Design SOBEL, start of the top module:
module  SOBEL(clk,reset,busy,ready,iaddr,idata,cdata_rd,cdata_wr,caddr_rd,caddr_wr,cwr,crd,csel	);
	input clk,reset;
	input ready;
	input [7:0] idata;
	input [7:0] cdata_rd;
	output reg busy;
	output reg [16:0] iaddr;
	output reg [7:0] cdata_wr;
	output [15:0] caddr_rd;
	output reg [15:0] caddr_wr;
	output reg cwr;
	output crd;
	output reg [1:0] csel;
	assign caddr_rd = 16'd0;
	assign crd = 1'b0;
	localparam IDLE = 2'd0, READ = 2'd1, WRITE = 2'd2, DONE = 2'd3;
	reg [1:0] state;
	reg [3:0] count;
	reg [16:0] count_iaddr;    
	reg [16:0] w_count;        
	reg [71:0] pixel_value;    
	reg [7:0] sobel_x;
	wire [71:0] win = {idata, pixel_value[63:0]};
	wire [7:0] p0 = win[7:0],   p1 = win[15:8],  p2 = win[23:16];
	wire [7:0] p3 = win[31:24], p5 = win[47:40];
	wire [7:0] p6 = win[55:48], p7 = win[63:56], p8 = win[71:64];
	wire signed [11:0] gx = $signed({4'b0, p0}) + $signed({3'b0, p3, 1'b0}) + $signed({4'b0, p6})
	                      - $signed({3'b0, p5, 1'b0}) - $signed({4'b0, p2}) - $signed({4'b0, p8});
	wire signed [11:0] gy_r = $signed({4'b0, pixel_value[7:0]}) + $signed({3'b0, pixel_value[15:8], 1'b0}) + $signed({4'b0, pixel_value[23:16]})
	                        - $signed({3'b0, pixel_value[63:56], 1'b0}) - $signed({4'b0, pixel_value[55:48]}) - $signed({4'b0, pixel_value[71:64]});
	function [7:0] clamp(input signed [11:0] v);
		if (v > 255) clamp = 8'd255;
		else if (v < 0) clamp = 8'd0;
		else clamp = v[7:0];
	endfunction
	wire [8:0] temp_combine = sobel_x + cdata_wr + 9'd1;
	always @(posedge clk)
	begin
		if (reset) begin
			state <= IDLE;
			busy <= 1'b0;
			cwr <= 1'b0;
			csel <= 2'b00;
			count <= 4'd0;
			iaddr <= 17'd0;
			count_iaddr <= 17'd0;
			w_count <= 17'd0;
			caddr_wr <= 16'd0;
			cdata_wr <= 8'd0;
		end
		else begin
			case (state)
			IDLE: begin
				if (ready) begin
					busy <= 1'b1;
					state <= READ;
					count <= 4'd0;
					count_iaddr <= 17'd0;
					iaddr <= 17'd0;
					w_count <= 17'd0;
				end
			end
			READ: begin
				pixel_value[count*8 +: 8] <= idata;
				if (count == 4'd8) begin
					cwr <= 1'b1;
					csel <= 2'b01;
					cdata_wr <= clamp(gx);
					sobel_x <= clamp(gx);
					caddr_wr <= w_count[15:0];
					state <= WRITE;
				end
				else begin
  ...
Size in the first run: about 1,800 cells after synthesis, about 160 flip-flops, ~81 I/O pins, about 13,000 µm² of cells after synthesis.
make LEC_CHECK=0 ABC_AREA=1 CAP_MARGIN=20 CORE_MARGIN=2 CORE_UTILIZATION=72 CTS_CLUSTER_DIAMETER=231 CTS_CLUSTER_SIZE=34 PLACE_DENSITY_LB_ADDON=0.19 SETUP_SLACK_MARGIN=-0.56 SLEW_MARGIN=20 finish   # period 7.24 ns
run.sh (not shown) runs the stock make flow with config.mk's settings and CLKGATE_MAP_FILE=.
The starting point never finished: it broke off in global routing (5_1_grt) with GRT-0232.
Next try:
ABC_AREA = default   (was 1)
CORE_UTILIZATION = 40   (was 72)
CTS_CLUSTER_DIAMETER = default   (was 231)
CTS_CLUSTER_SIZE = default   (was 34)
PLACE_DENSITY_LB_ADDON = default   (was 0.19)
SETUP_SLACK_MARGIN = default   (was -0.56)
clock period = 9.3 ns   (was 7.24 ns; I/O delays follow)
What happened: This time the run completed with no timing, DRC or antenna violations; die size went up by 69%; area after synthesis went down by 4.6%; synthesized cell count went down by 19%.
Next try:
ABC_AREA = 1   (was default)
CORE_UTILIZATION = 60   (was 40)
clock period = 8.57 ns   (was 9.3 ns; I/O delays follow)
What happened: The new run finished with timing, DRC and antenna clean; global-route usage came out higher by 9.9 points; count of clock-buffer cells in the layout came out lower by 2; fmax came out higher by about 8%.
Next try:
CAP_MARGIN = 0   (was 20)
CORE_UTILIZATION = 72   (was 60)
CTS_CLUSTER_SIZE = 11   (was default)
PLACE_DENSITY = 0.42   (was default)
This time the run finished but failed the layout checks on negative setup slack.
First-iteration DRC count increases by about 120%.
Synthesized area stays the same.
Non-clock buffer count decreases by 37.
Routed wire length increases by about 24%.
Setup slack gets worse by 0.90 ns.
Utilization increases by 14 points.
Die area decreases by about 16%.
Next try:
ABC_AREA = default   (was 1)
CAP_MARGIN = 20   (was 0)
CORE_UTILIZATION = 22   (was 72)
CTS_CLUSTER_SIZE = default   (was 11)
PLACE_DENSITY = default   (was 0.42)
clock period = 9.3 ns   (was 8.57 ns; I/O delays follow)
Now the flow ran to the end with no violations.
Via count went down by 22%.
Setup slack improved by 0.84 ns.
Die area went up to 3.0 times its value.
Routed wire length went down by about 20%.
Count of clock-buffer cells in the layout went up by 2.
Design area went down by about 3.6%.
Next try:
CORE_UTILIZATION = 72   (was 22)
PLACE_DENSITY = 0.75   (was default)
clock period = 8.76 ns   (was 9.3 ns; I/O delays follow)
Outcome:
- Now the flow reached the layout checks and failed them: negative setup slack
- worst hold slack is about the same
- count of clock-buffer cells in the layout goes down by 2
- sequential cell count stays the same
- register-to-register slack loses 1.7 ns
- critical path depth goes up by 5


SOBEL again, from the RTL that the note above started with.
==> flow/config.mk <==
export PLATFORM = sky130hd
export DESIGN_NAME = SOBEL
export DESIGN_NICKNAME = SOBEL
export VERILOG_FILES = /design/flow/design.v
export SDC_FILE = /design/flow/constraint.sdc
export NUM_CORES = 4
export LEC_CHECK = 0
export CAP_MARGIN = 20
export CORE_MARGIN = 7
export CORE_UTILIZATION = 58
export CTS_CLUSTER_DIAMETER = 393
export CTS_CLUSTER_SIZE = 95
export PLACE_DENSITY = 0.35
export SLEW_MARGIN = 20
export TNS_END_PERCENT = 10
==> flow/constraint.sdc <==
create_clock -name core_clock -period 9.6 [get_ports {clk}]
set_input_delay 1.9200 -clock core_clock [delete_from_list [all_inputs] [get_ports {clk}]]
set_output_delay 1.9200 -clock core_clock [all_outputs]
set_load 0.01 [all_outputs]
Then changed:
Settings changed: CORE_MARGIN 7 to 2, CORE_UTILIZATION 58 to 26, CTS_CLUSTER_DIAMETER 393 to default, CTS_CLUSTER_SIZE 95 to default, PLACE_DENSITY 0.35 to default, SLEW_MARGIN 20 to 25, TNS_END_PERCENT 10 to default.
- clock-buffer cell count went up by 1
- wire length is higher by 7.0%
- core utilization goes down by 36 points
- final area went up by 3.2%
- synthesized area stays the same
- global-route usage drops by 11 points
- synthesized cell count stays the same
- sequential share of layout area decreases by 0.84 points
- die area went up by 93%
- fmax increases by 0.75%
